## alpha
## conv_mac
module conv_mac (
    input         clk,
    input         rst,           
    input         in_valid,
    input  [31:0] OperandA,      
    input  [31:0] OperandB,      
    input  [7:0]  kernel_size,
    output        out_valid,
    output [31:0] result
);
Settings: LEC_CHECK=0, ABC_AREA=1, CAP_MARGIN=20, CELL_PAD_IN_SITES_DETAIL_PLACEMENT=0, CELL_PAD_IN_SITES_GLOBAL_PLACEMENT=2, CORE_ASPECT_RATIO=0.72, CORE_MARGIN=2, CORE_UTILIZATION=21, CTS_CLUSTER_DIAMETER=336, CTS_CLUSTER_SIZE=99, GPL_ROUTABILITY_DRIVEN=0, MAX_ROUTING_LAYER=met4, MIN_ROUTING_LAYER=met1, PLACE_DENSITY_LB_ADDON=0.3, SLEW_MARGIN=20, TNS_END_PERCENT=5; clock period 74.6 ns.
run.sh (not shown) runs the stock make flow with config.mk's settings and CLKGATE_MAP_FILE=.
#### Input delta (beta over alpha)
- clearing PLACE_DENSITY_LB_ADDON, which used to be 0.3
- clearing GPL_ROUTABILITY_DRIVEN, which used to be 0
- clearing MAX_ROUTING_LAYER, which used to be met4
- clearing CTS_CLUSTER_DIAMETER, which used to be 336
- clearing CELL_PAD_IN_SITES_DETAIL_PLACEMENT, which used to be 0
- clearing CELL_PAD_IN_SITES_GLOBAL_PLACEMENT, which used to be 2
- clearing CORE_ASPECT_RATIO, which used to be 0.72
- clearing CTS_CLUSTER_SIZE, which used to be 99
- swapping 21 for 40 in CORE_UTILIZATION
- clearing MIN_ROUTING_LAYER, which used to be met1
- clearing ABC_AREA, which used to be 1
- clearing TNS_END_PERCENT, which used to be 5
- swapping 74.6 for 44.0 in the clock period (ns, I/O delays scaled along)
--- outcome ---
beta gives less summed standard-cell area reported by yosys than alpha did.
Per the comparison of beta with alpha, post-route core utilization now sits higher; global-route usage went up by 11 points; number of cell instances on the worst register-to-register path has decreased.
Going from alpha to beta, final layout net count shrinks by about 18%.
Compared to alpha, beta has clock buffer count in the final layout 1 lower.
The following lists how gamma was set up differently from beta:
- CAP_MARGIN: 20 -> 0
- CORE_ASPECT_RATIO: unset -> 1.57
- ABC_AREA: unset -> 0
- PLACE_DENSITY_LB_ADDON: unset -> 0.29
- TNS_END_PERCENT: unset -> 5
- CTS_CLUSTER_DIAMETER: unset -> 320
- CORE_UTILIZATION: 40 -> 49
- CTS_CLUSTER_SIZE: unset -> 100
--- outcome ---
Looking at beta and gamma, the register share of the cell area is a wash. gamma against beta; total met3 wirelength after detailed routing is down slightly. Global-route wire length before repair up 13 mm in gamma wrt beta.

========
conv_mac again, from the RTL that the note above started with.
## conv_mac
module conv_mac (
    input         clk,
    input         rst,           
    input         in_valid,
    input  [31:0] OperandA,      
    input  [31:0] OperandB,      
    input  [7:0]  kernel_size,
    output        out_valid,
    output [31:0] result
);
Settings: LEC_CHECK=0, ABC_AREA=1, CAP_MARGIN=0, CORE_ASPECT_RATIO=0.52, CORE_MARGIN=2, CORE_UTILIZATION=49, CTS_CLUSTER_DIAMETER=320, CTS_CLUSTER_SIZE=100, SLEW_MARGIN=20, TNS_END_PERCENT=5; clock period 44.0 ns.
The baseline ran to the end with no violations.
Rerun with:
- ABC_AREA: 1 -> unset
- CAP_MARGIN: 0 -> 20
- CELL_PAD_IN_SITES_GLOBAL_PLACEMENT: unset -> 2
- CORE_ASPECT_RATIO: 0.52 -> unset
- CORE_MARGIN: 2 -> 8
- CORE_UTILIZATION: 49 -> 40
- CTS_CLUSTER_DIAMETER: 320 -> unset
- CTS_CLUSTER_SIZE: 100 -> unset
- HOLD_SLACK_MARGIN: unset -> 0.18
- TNS_END_PERCENT: 5 -> unset
=> Utilization is lower by 9.6 points. Via count is lower by roughly a tenth.
Rerun with:
- CELL_PAD_IN_SITES_GLOBAL_PLACEMENT: 2 -> unset
- CORE_MARGIN: 8 -> 2
- CORE_UTILIZATION: 40 -> 55
- HOLD_SLACK_MARGIN: 0.18 -> unset
- clock period: 44.0 -> 43.0 ns (I/O delays scaled with it)
Effect: The new run completed with no timing, DRC or antenna violations; die size falls by 32%; wire length falls by 9.7%; cell area falls by 1.1%; via count rises by 3.1%; area after synthesis does not change; final cell count falls by 5.1%; critical path depth falls by 7; count of clock-buffer cells in the layout falls by 1.

========
Starting RTL as in the previous note.
==> flow/config.mk <==
export PLATFORM = sky130hd
export DESIGN_NAME = conv_mac
export DESIGN_NICKNAME = conv_mac
export VERILOG_FILES = /design/flow/design.v
export SDC_FILE = /design/flow/constraint.sdc
export NUM_CORES = 4
export LEC_CHECK = 0
export ABC_AREA = 1
export CAP_MARGIN = 20
export CORE_MARGIN = 2
export CORE_UTILIZATION = 40
export SLEW_MARGIN = 0
export TNS_END_PERCENT = 40
==> flow/constraint.sdc <==
create_clock -name core_clock -period 43.3 [get_ports {clk}]
set_input_delay 8.6600 -clock core_clock [delete_from_list [all_inputs] [get_ports {clk}]]
set_output_delay 8.6600 -clock core_clock [all_outputs]
set_load 0.01 [all_outputs]
Edit:
Settings changed: CORE_UTILIZATION 40 to 45, SLEW_MARGIN 0 to 20, TNS_END_PERCENT 40 to not set.
Clock period 43.3 ns to 33.0 ns, I/O delays scaled along.
Result:
- The changed run reached the layout checks and failed them: negative setup slack
- final cell count goes up by about a fifth
- non-clock buffer count is higher by 1599
- synthesized area stays the same
- design area grows by a quarter to a third
- via count rose by about a fifth
- first-iteration DRC count shrinks by roughly a tenth
Edit:
Settings changed: ABC_AREA 1 to not set, CORE_UTILIZATION 45 to 10.
Clock period 33.0 ns to 52.4 ns, I/O delays scaled along.
After rerunning: Now the flow produced a clean layout; sequential cell count does not change; count of clock-buffer cells in the layout does not change; area after synthesis decreases by a few percent; non-clock buffer count shrinks by 1625; routed wire length increases by a few percent.
Edit:
Settings changed: ABC_AREA set to 1, CORE_UTILIZATION 10 to 69, PLACE_DENSITY set to 0.43.
Non-clock buffer count shrinks by 31; maximum frequency goes down by 4.1%; clock-buffer cell count rose by 2; flip-flop count is unchanged; core utilization came out higher by 60 points; critical path depth goes up by 88; area after synthesis goes up by 3.7%.
Edit:
Settings changed: ABC_AREA 1 to not set, CORE_UTILIZATION 69 to 58, PLACE_DENSITY 0.43 to not set, SETUP_SLACK_MARGIN set to 5.0.
Clock period 52.4 ns to 35.0 ns, I/O delays scaled along.
The changed run ran to the end with no violations.
Routed wire length came out higher by 35%.
First-iteration DRC count came out higher by 6.6%.
Critical path depth came out lower by 73.
Area after synthesis came out lower by 3.6%.
Die size came out higher by 14%.
Hold slack is worse by 0.017 ns.
Edit:
Settings changed: CORE_UTILIZATION 58 to 40, SETUP_SLACK_MARGIN 5.0 to not set.
Clock period 35.0 ns to 43.0 ns, I/O delays scaled along.
The changed run passed the timing, design-rule and antenna checks.
Flip-flop count does not change.
Critical path depth came out lower by 11.
Worst hold slack gets worse by 0.016 ns.
Final area came out lower by 18%.
Die size came out higher by 44%.
Wire length came out lower by 16%.
Synthesized cell count is unchanged.

========
Starting RTL as in the previous note.
clock: 37.3 ns
lec_check: 0
abc_area: 1
cap_margin: 5
cell_pad_in_sites_detail_placement: 0
cell_pad_in_sites_global_placement: 0
core_margin: 2
core_utilization: 72
cts_cluster_diameter: 348
max_routing_layer: met4
min_routing_layer: met1
place_density_lb_addon: 0.0
setup_slack_margin: 5.0
slew_margin: 20
The starting point never finished: it broke off in global routing (ODB-0269).
==> next run, changes <==
Settings changed: ABC_AREA 1 to default, CAP_MARGIN 5 to 20, CELL_PAD_IN_SITES_DETAIL_PLACEMENT 0 to default, CELL_PAD_IN_SITES_GLOBAL_PLACEMENT 0 to default, CORE_UTILIZATION 72 to 66, CTS_CLUSTER_DIAMETER 348 to default, CTS_CLUSTER_SIZE from default to 60, MAX_ROUTING_LAYER met4 to default, MIN_ROUTING_LAYER met1 to default, PLACE_DENSITY_LB_ADDON 0.0 to default, SETUP_SLACK_MARGIN 5.0 to default.
Clock period 37.3 ns to 37.4 ns, I/O delays scaled along.
With this change the flow completed with no timing, DRC or antenna violations.
Synthesized area came out lower by a few percent.
Die area came out higher by a few percent.
Synthesized cell count came out lower by about a fifth.
==> next run, changes <==
Settings changed: ABC_AREA from default to 1, CORE_UTILIZATION 66 to 69, CTS_CLUSTER_DIAMETER from default to 241, CTS_CLUSTER_SIZE 60 to 98, SETUP_SLACK_MARGIN from default to -1.81.
Clock period 37.4 ns to 36.7 ns, I/O delays scaled along.
Outcome:
- The new run completed and failed the layout checks on setup timing
- design area rose by 2.6%
- wire length fell by 16%
- core utilization goes up by 3.0 points

========
Starting RTL as in the previous note.
make LEC_CHECK=0 ABC_AREA=1 CAP_MARGIN=15 CELL_PAD_IN_SITES_DETAIL_PLACEMENT=0 CELL_PAD_IN_SITES_GLOBAL_PLACEMENT=2 CORE_ASPECT_RATIO=0.7 CORE_MARGIN=2 CORE_UTILIZATION=40 CTS_CLUSTER_DIAMETER=336 CTS_CLUSTER_SIZE=99 MAX_ROUTING_LAYER=met4 MIN_ROUTING_LAYER=met1 PLACE_DENSITY_LB_ADDON=0.3 SLEW_MARGIN=20 TNS_END_PERCENT=35 finish   # period 74.6 ns
The starting point ran to the end with no violations.
Then changed:
Settings changed: CELL_PAD_IN_SITES_GLOBAL_PLACEMENT 2 to 0, CORE_ASPECT_RATIO 0.7 to unset, CORE_UTILIZATION 40 to 68, CTS_CLUSTER_DIAMETER 336 to 231, CTS_CLUSTER_SIZE 99 to 74, HOLD_SLACK_MARGIN set to 0.29, PLACE_DENSITY_LB_ADDON 0.3 to unset, SETUP_SLACK_MARGIN set to -2.0, TNS_END_PERCENT 35 to unset.
Clock period 74.6 ns to 33.9 ns, I/O delays scaled along.
Result: With this change the flow finished but fails on setup timing. Area after synthesis does not change. Cell area rose by about a fifth. Via count goes up by about a fifth. Wire length rises by roughly a tenth. Sequential share of layout area drops by 0.48 points. Cell count rose by a little under a tenth. Worst setup slack gets worse by 24000 ps.
Then changed:
Settings changed: CAP_MARGIN 15 to 35, CELL_PAD_IN_SITES_DETAIL_PLACEMENT 0 to unset, CELL_PAD_IN_SITES_GLOBAL_PLACEMENT 0 to 2, CORE_MARGIN 2 to 10, CORE_UTILIZATION 68 to 40, CTS_CLUSTER_DIAMETER 231 to unset, CTS_CLUSTER_SIZE 74 to unset, GPL_TIMING_DRIVEN set to 1, HOLD_SLACK_MARGIN 0.29 to unset, MAX_ROUTING_LAYER met4 to unset, MIN_ROUTING_LAYER met1 to unset, PLACE_DENSITY_LB_ADDON set to 0.27, SETUP_SLACK_MARGIN -2.0 to unset, TNS_END_PERCENT set to 25.
What happened: The new run produced a layout that fails on setup timing; cell area goes up by 7.8%; clock skew hardly moves; hold slack loses 26 ps.
Then changed:
Settings changed: CAP_MARGIN 35 to 20, CELL_PAD_IN_SITES_GLOBAL_PLACEMENT 2 to unset, CORE_MARGIN 10 to 2, CORE_UTILIZATION 40 to 72, CTS_CLUSTER_DIAMETER set to 215, CTS_CLUSTER_SIZE set to 60, GPL_TIMING_DRIVEN 1 to unset, PLACE_DENSITY_LB_ADDON 0.27 to unset, TNS_END_PERCENT 25 to unset.
Clock period 33.9 ns to 37.4 ns, I/O delays scaled along.
The changed run reached the layout checks and failed them: setup timing.
Design area is lower by 17%.
Count of clock-buffer cells in the layout is lower by 2.
Die area is lower by 49%.
Worst setup slack gains 560 ps.
Cell count is lower by 19%.
Area after synthesis does not change.
Via count hardly moves.
First-iteration DRC count is higher by 100%.
